==> flow/design.v (excerpt) <==
module SuperBallPickupMasterRotaryChampionDeluxe5(
	input LeftA,
	input LeftB,
	input RightA,
	input RightB,
	input LeftA2,
	input LeftB2,
	input RightA2,
	input RightB2,
	input wire clk,			 
	input wire reset,			 
	output wire [6:0] seg,	 
	output wire [3:0] an,	 
	output wire dp,			 
	output wire [2:0] red,	 
	output wire [2:0] green, 
	output wire [1:0] blue,	 
	output wire hsync,		 
	output wire vsync,			 
	output resetOut
	);
wire segclk;
wire dclk;
assign dp = 1;
wire [15:0] posx;
wire [15:0] posy;
wire [15:0] posx2;
wire [15:0] posy2;
wire moved1;
wire moved2;
RotaryEncoders #(12'd100) rot(.clk(clk),.reset(reset), .LeftA(LeftA),.LeftB(LeftB),.RightA(RightA),.RightB(RightB),.result(posx),.result2(posy),.moved(moved1));
RotaryEncoders #(12'd400) rot2(.clk(clk),.reset(reset), .LeftA(LeftA2),.LeftB(LeftB2),.RightA(RightA2),.RightB(RightB2),.result(posx2),.result2(posy2),.moved(moved2));
clockdiv U1(.clk(clk),.clr(reset),.segclk(segclk),.dclk(dclk));
wire [3:0] score1;
wire [3:0] score2;
vga640x480 U3(.clk(clk),.pix_en(~dclk),.moved(moved1 | moved2),.clr(reset),.hsync(hsync),.vsync(vsync), .posx(posx), .posy(posy),  .posx2(posx2), .posy2(posy2), .red(red),.green(green),.blue(blue),.score1(score1),.score2(score2));
Display outputDisp(.clk(clk),.rst(reset),.A(4'b0001),.B(score1),.C(4'b0010),.D(score2),.numOut(seg),.transistor(an));
assign resetOut = reset;
endmodule
Size in the first run: ~4200 cells after synthesis, ~420 flip-flops, roughly 31000 um2 of cells after synthesis.
clock: 5.63 ns
lec_check: 0
abc_area: 1
cap_margin: 20
core_margin: 2
core_utilization: 72
cts_cluster_diameter: 376
cts_cluster_size: 10
place_density_lb_addon: 0.12
setup_slack_margin: 1.65
slew_margin: 20
run.sh (not shown) runs the stock make flow with config.mk's settings and CLKGATE_MAP_FILE=.
Edit:
Settings changed: CELL_PAD_IN_SITES_GLOBAL_PLACEMENT set to 0, CORE_ASPECT_RATIO set to 1.35, CTS_CLUSTER_DIAMETER 376 to not set, CTS_CLUSTER_SIZE 10 to 100, HOLD_SLACK_MARGIN set to -0.08, MIN_ROUTING_LAYER set to met1, PLACE_DENSITY set to 0.35, PLACE_DENSITY_LB_ADDON 0.12 to not set, SETUP_SLACK_MARGIN 1.65 to 1.42.
Outcome: Sequential share of layout area decreases by 0.52 points; power increases by a few percent; core utilization increases by 0.41 points; final cell count increases slightly; critical path depth increases by 1.
Edit:
Settings changed: CELL_PAD_IN_SITES_GLOBAL_PLACEMENT 0 to not set, CORE_ASPECT_RATIO 1.35 to not set, CTS_CLUSTER_SIZE 100 to 72, HOLD_SLACK_MARGIN -0.08 to not set, MAX_ROUTING_LAYER set to met4, MIN_ROUTING_LAYER met1 to not set, PLACE_DENSITY 0.35 to not set, PLACE_DENSITY_LB_ADDON set to 0.01, SETUP_SLACK_MARGIN 1.42 to 0.92.
Outcome: Count of clock-buffer cells in the layout came out higher by 8. Global-route usage rises by 0.79 points. Maximum frequency is lower by 1.0%. Via count falls by 0.38%. Die size hardly moves. Critical path depth rises by 3.
Edit:
Settings changed: CTS_CLUSTER_SIZE 72 to not set, MAX_ROUTING_LAYER met4 to not set, SETUP_SLACK_MARGIN 0.92 to 1.47.
The new run produced a clean layout.
Hold slack is worse by 0.0053 ns.
Count of clock-buffer cells in the layout came out lower by 6.
Utilization hardly moves.
Setup slack is worse by 0.12 ns.
Total power came out higher by a few percent.
Cell count barely changes.

========
SuperBallPickupMasterRotaryChampionDeluxe5 again, from the RTL that the note above started with.
Settings: LEC_CHECK=0, ABC_AREA=1, CAP_MARGIN=0, CORE_MARGIN=2, CORE_UTILIZATION=72, CTS_CLUSTER_DIAMETER=321, CTS_CLUSTER_SIZE=15, GPL_ROUTABILITY_DRIVEN=0, PLACE_DENSITY_LB_ADDON=0.01, SETUP_SLACK_MARGIN=1.46, SLEW_MARGIN=20; clock period 5.67 ns.
The first run finished with timing, DRC and antenna clean.
Edit:
- CAP_MARGIN: 0 -> 20
- CORE_UTILIZATION: 72 -> 70
- CTS_CLUSTER_DIAMETER: 321 -> not set
- CTS_CLUSTER_SIZE: 15 -> not set
- GPL_ROUTABILITY_DRIVEN: 0 -> not set
- PLACE_DENSITY_LB_ADDON: 0.01 -> not set
Design area rose by 1.9%.
Global-route usage fell by 1.1 points.
Via count fell by 0.50%.
Clock skew stays flat.
Routed wire length rose by 1.1%.
Setup slack degrades by 0.17 ns.
Die size rose by 2.8%.
Synthesized area does not change.
Total power rose by 18%.
Edit:
- CAP_MARGIN: 20 -> 0
- CORE_UTILIZATION: 70 -> 72
- CTS_CLUSTER_DIAMETER: not set -> 80
- CTS_CLUSTER_SIZE: not set -> 15
- GPL_ROUTABILITY_DRIVEN: not set -> 0
- PLACE_DENSITY_LB_ADDON: not set -> 0.01
Result: Clock skew decreases by 0.0047 ns; power falls by 9.6%; setup slack improves by 0.19 ns.
Edit:
- CAP_MARGIN: 0 -> 20
- CTS_CLUSTER_DIAMETER: 80 -> not set
- CTS_CLUSTER_SIZE: 15 -> not set
- GPL_ROUTABILITY_DRIVEN: 0 -> not set
- MAX_ROUTING_LAYER: not set -> met4
- SETUP_SLACK_MARGIN: 1.46 -> 1.45
- clock period: 5.67 -> 5.63 ns (I/O delays scaled with it)
Result:
- The changed run finished clean
- core utilization climbs by 1.3 points
- combinational power goes up by about 0.8%
- routed wire length is higher by 2.4%
- non-clock buffer count came out higher by 9
- hold slack got worse by 0.0059 ns
Edit:
- SETUP_SLACK_MARGIN: 1.45 -> 1.47
After rerunning: Setup slack gets worse by 0.045 ns; via count falls slightly; hold slack gets better by 0.0065 ns; combinational power is higher slightly; global-route usage goes down by 0.15 points.
Edit:
- CELL_PAD_IN_SITES_GLOBAL_PLACEMENT: not set -> 0
- CORE_ASPECT_RATIO: not set -> 1.35
- HOLD_SLACK_MARGIN: not set -> 0.09
- MAX_ROUTING_LAYER: met4 -> not set
- MIN_ROUTING_LAYER: not set -> met1
- PLACE_DENSITY_LB_ADDON: 0.01 -> 0.12
- SETUP_SLACK_MARGIN: 1.47 -> 1.42
Flip-flop count is unchanged; fmax climbs by about 2%; setup slack improved by 0.10 ns.

========
SuperBallPickupMasterRotaryChampionDeluxe5 again, from the RTL that the note above started with.
==> flow/config.mk <==
export PLATFORM = sky130hd
export DESIGN_NAME = SuperBallPickupMasterRotaryChampionDeluxe5
export DESIGN_NICKNAME = SuperBallPickupMasterRotaryChampionDeluxe5
export VERILOG_FILES = /design/flow/design.v
export SDC_FILE = /design/flow/constraint.sdc
export NUM_CORES = 4
export LEC_CHECK = 0
export ABC_AREA = 1
export CAP_MARGIN = 20
export CORE_MARGIN = 2
export CORE_UTILIZATION = 72
export MAX_ROUTING_LAYER = met4
export PLACE_DENSITY_LB_ADDON = 0.01
export SETUP_SLACK_MARGIN = 1.69
export SLEW_MARGIN = 20
==> flow/constraint.sdc <==
create_clock -name core_clock -period 5.8 [get_ports {clk}]
set_input_delay 1.1600 -clock core_clock [delete_from_list [all_inputs] [get_ports {clk}]]
set_output_delay 1.1600 -clock core_clock [all_outputs]
set_load 0.01 [all_outputs]
The starting point finished with timing, DRC and antenna clean.
==> next run, changes <==
CTS_CLUSTER_DIAMETER = 39   (was unset)
CTS_CLUSTER_SIZE = 72   (was unset)
MAX_ROUTING_LAYER = unset   (was met4)
SETUP_SLACK_MARGIN = 1.25   (was 1.69)
clock period = 5.63 ns   (was 5.8 ns; I/O delays follow)
Outcome: The new run completed without violations. Total power grows by about 22%. Synthesized area is unchanged. Cell count increases by 1.4%. Worst hold slack degrades by 0.0065 ns. Setup slack is worse by 0.16 ns. Global-route usage is higher by 0.19 points.
==> next run, changes <==
CTS_CLUSTER_DIAMETER = 376   (was 39)
CTS_CLUSTER_SIZE = 10   (was 72)
PLACE_DENSITY = 0.36   (was unset)
PLACE_DENSITY_LB_ADDON = unset   (was 0.01)
SETUP_SLACK_MARGIN = 1.66   (was 1.25)
The changed run passed the timing, DRC and antenna checks. Final area shrinks by a few percent. Maximum frequency fell slightly. Critical path depth went up by 5. Flip-flop count is unchanged. Setup slack got worse by 0.076 ns. Total power decreases by about a fifth. Combinational power is lower slightly. Core utilization came out lower by 3.7 points. Sequential share of layout area goes up by 1.4 points. Global-route usage falls by 0.93 points. Register-to-register slack improves by 0.12 ns.
==> next run, changes <==
CTS_CLUSTER_DIAMETER = 234   (was 376)
CTS_CLUSTER_SIZE = unset   (was 10)
GPL_ROUTABILITY_DRIVEN = 0   (was unset)
PLACE_DENSITY = unset   (was 0.36)
PLACE_DENSITY_LB_ADDON = 0.01   (was unset)
SETUP_SLACK_MARGIN = 1.47   (was 1.66)
What happened: The new run went through all stages and came out clean. Worst setup slack is worse by 0.087 ns. Global-route usage falls by 0.43 points. Fmax falls slightly.

========
Starting RTL as in the previous note.
## SuperBallPickupMasterRotaryChampionDeluxe5
module SuperBallPickupMasterRotaryChampionDeluxe5(
	input LeftA,
	input LeftB,
	input RightA,
	input RightB,
	input LeftA2,
	input LeftB2,
	input RightA2,
	input RightB2,
	input wire clk,			 
	input wire reset,			 
	output wire [6:0] seg,	 
	output wire [3:0] an,	 
	output wire dp,			 
	output wire [2:0] red,	 
	output wire [2:0] green, 
	output wire [1:0] blue,	 
	output wire hsync,		 
	output wire vsync,			 
	output resetOut
	);
wire segclk;
wire dclk;
assign dp = 1;
wire [15:0] posx;
wire [15:0] posy;
wire [15:0] posx2;
wire [15:0] posy2;
wire moved1;
wire moved2;
RotaryEncoders #(12'd100) rot(.clk(clk),.reset(reset), .LeftA(LeftA),.LeftB(LeftB),.RightA(RightA),.RightB(RightB),.result(posx),.result2(posy),.moved(moved1));
RotaryEncoders #(12'd400) rot2(.clk(clk),.reset(reset), .LeftA(LeftA2),.LeftB(LeftB2),.RightA(RightA2),.RightB(RightB2),.result(posx2),.result2(posy2),.moved(moved2));
clockdiv U1(.clk(clk),.clr(reset),.segclk(segclk),.dclk(dclk));
wire [3:0] score1;
wire [3:0] score2;
vga640x480 U3(.clk(clk),.pix_en(~dclk),.moved(moved1 | moved2),.clr(reset),.hsync(hsync),.vsync(vsync), .posx(posx), .posy(posy),  .posx2(posx2), .posy2(posy2), .red(red),.green(green),.blue(blue),.score1(score1),.score2(score2));
Display outputDisp(.clk(clk),.rst(reset),.A(4'b0001),.B(score1),.C(4'b0010),.D(score2),.numOut(seg),.transistor(an));
assign resetOut = reset;
endmodule
==> flow/config.mk <==
export PLATFORM = sky130hd
export DESIGN_NAME = SuperBallPickupMasterRotaryChampionDeluxe5
export DESIGN_NICKNAME = SuperBallPickupMasterRotaryChampionDeluxe5
export VERILOG_FILES = /design/flow/design.v
export SDC_FILE = /design/flow/constraint.sdc
export NUM_CORES = 4
export LEC_CHECK = 0
export ABC_AREA = 1
export CAP_MARGIN = 20
export CORE_MARGIN = 2
export CORE_UTILIZATION = 72
export GPL_ROUTABILITY_DRIVEN = 0
export PLACE_DENSITY_LB_ADDON = 0.01
export SETUP_SLACK_MARGIN = 1.46
export SLEW_MARGIN = 20
==> flow/constraint.sdc <==
create_clock -name core_clock -period 5.67 [get_ports {clk}]
set_input_delay 1.1340 -clock core_clock [delete_from_list [all_inputs] [get_ports {clk}]]
set_output_delay 1.1340 -clock core_clock [all_outputs]
set_load 0.01 [all_outputs]
Edit:
- CAP_MARGIN: 20 -> 40
- CTS_CLUSTER_DIAMETER: not set -> 321
- CTS_CLUSTER_SIZE: not set -> 15
- SETUP_SLACK_MARGIN: 1.46 -> 0.77
Worst setup slack degrades by 0.11 ns.
Total power goes down by 15%.
Die size is unchanged.
Cell area went down by 1.8%.
Cell count went down by 0.33%.
Edit:
- CAP_MARGIN: 40 -> 0
- CORE_UTILIZATION: 72 -> 69
- CTS_CLUSTER_DIAMETER: 321 -> not set
- CTS_CLUSTER_SIZE: 15 -> not set
- GPL_ROUTABILITY_DRIVEN: 0 -> not set
- PLACE_DENSITY_LB_ADDON: 0.01 -> not set
- SETUP_SLACK_MARGIN: 0.77 -> not set
- clock period: 5.67 -> 11.3 ns (I/O delays scaled with it)
Effect:
- The new run ran to the end with no violations
- wire length fell by a few percent
- via count decreases by a few percent
- clock power falls by a quarter to a third
- synthesized cell count is unchanged
- total power goes down by well over a third
- global-route usage drops by 0.96 points
- utilization drops by 4.2 points
Edit:
- CAP_MARGIN: 0 -> 40
- CTS_CLUSTER_SIZE: not set -> 90
The new run passed the timing, DRC and antenna checks.
Design area hardly moves.
Total power goes down by 2.5%.
Setup slack improves by 0.016 ns.
Routed wire length went down by 1.1%.
Final cell count is about the same.
Power and IR drop assume default switching activity.
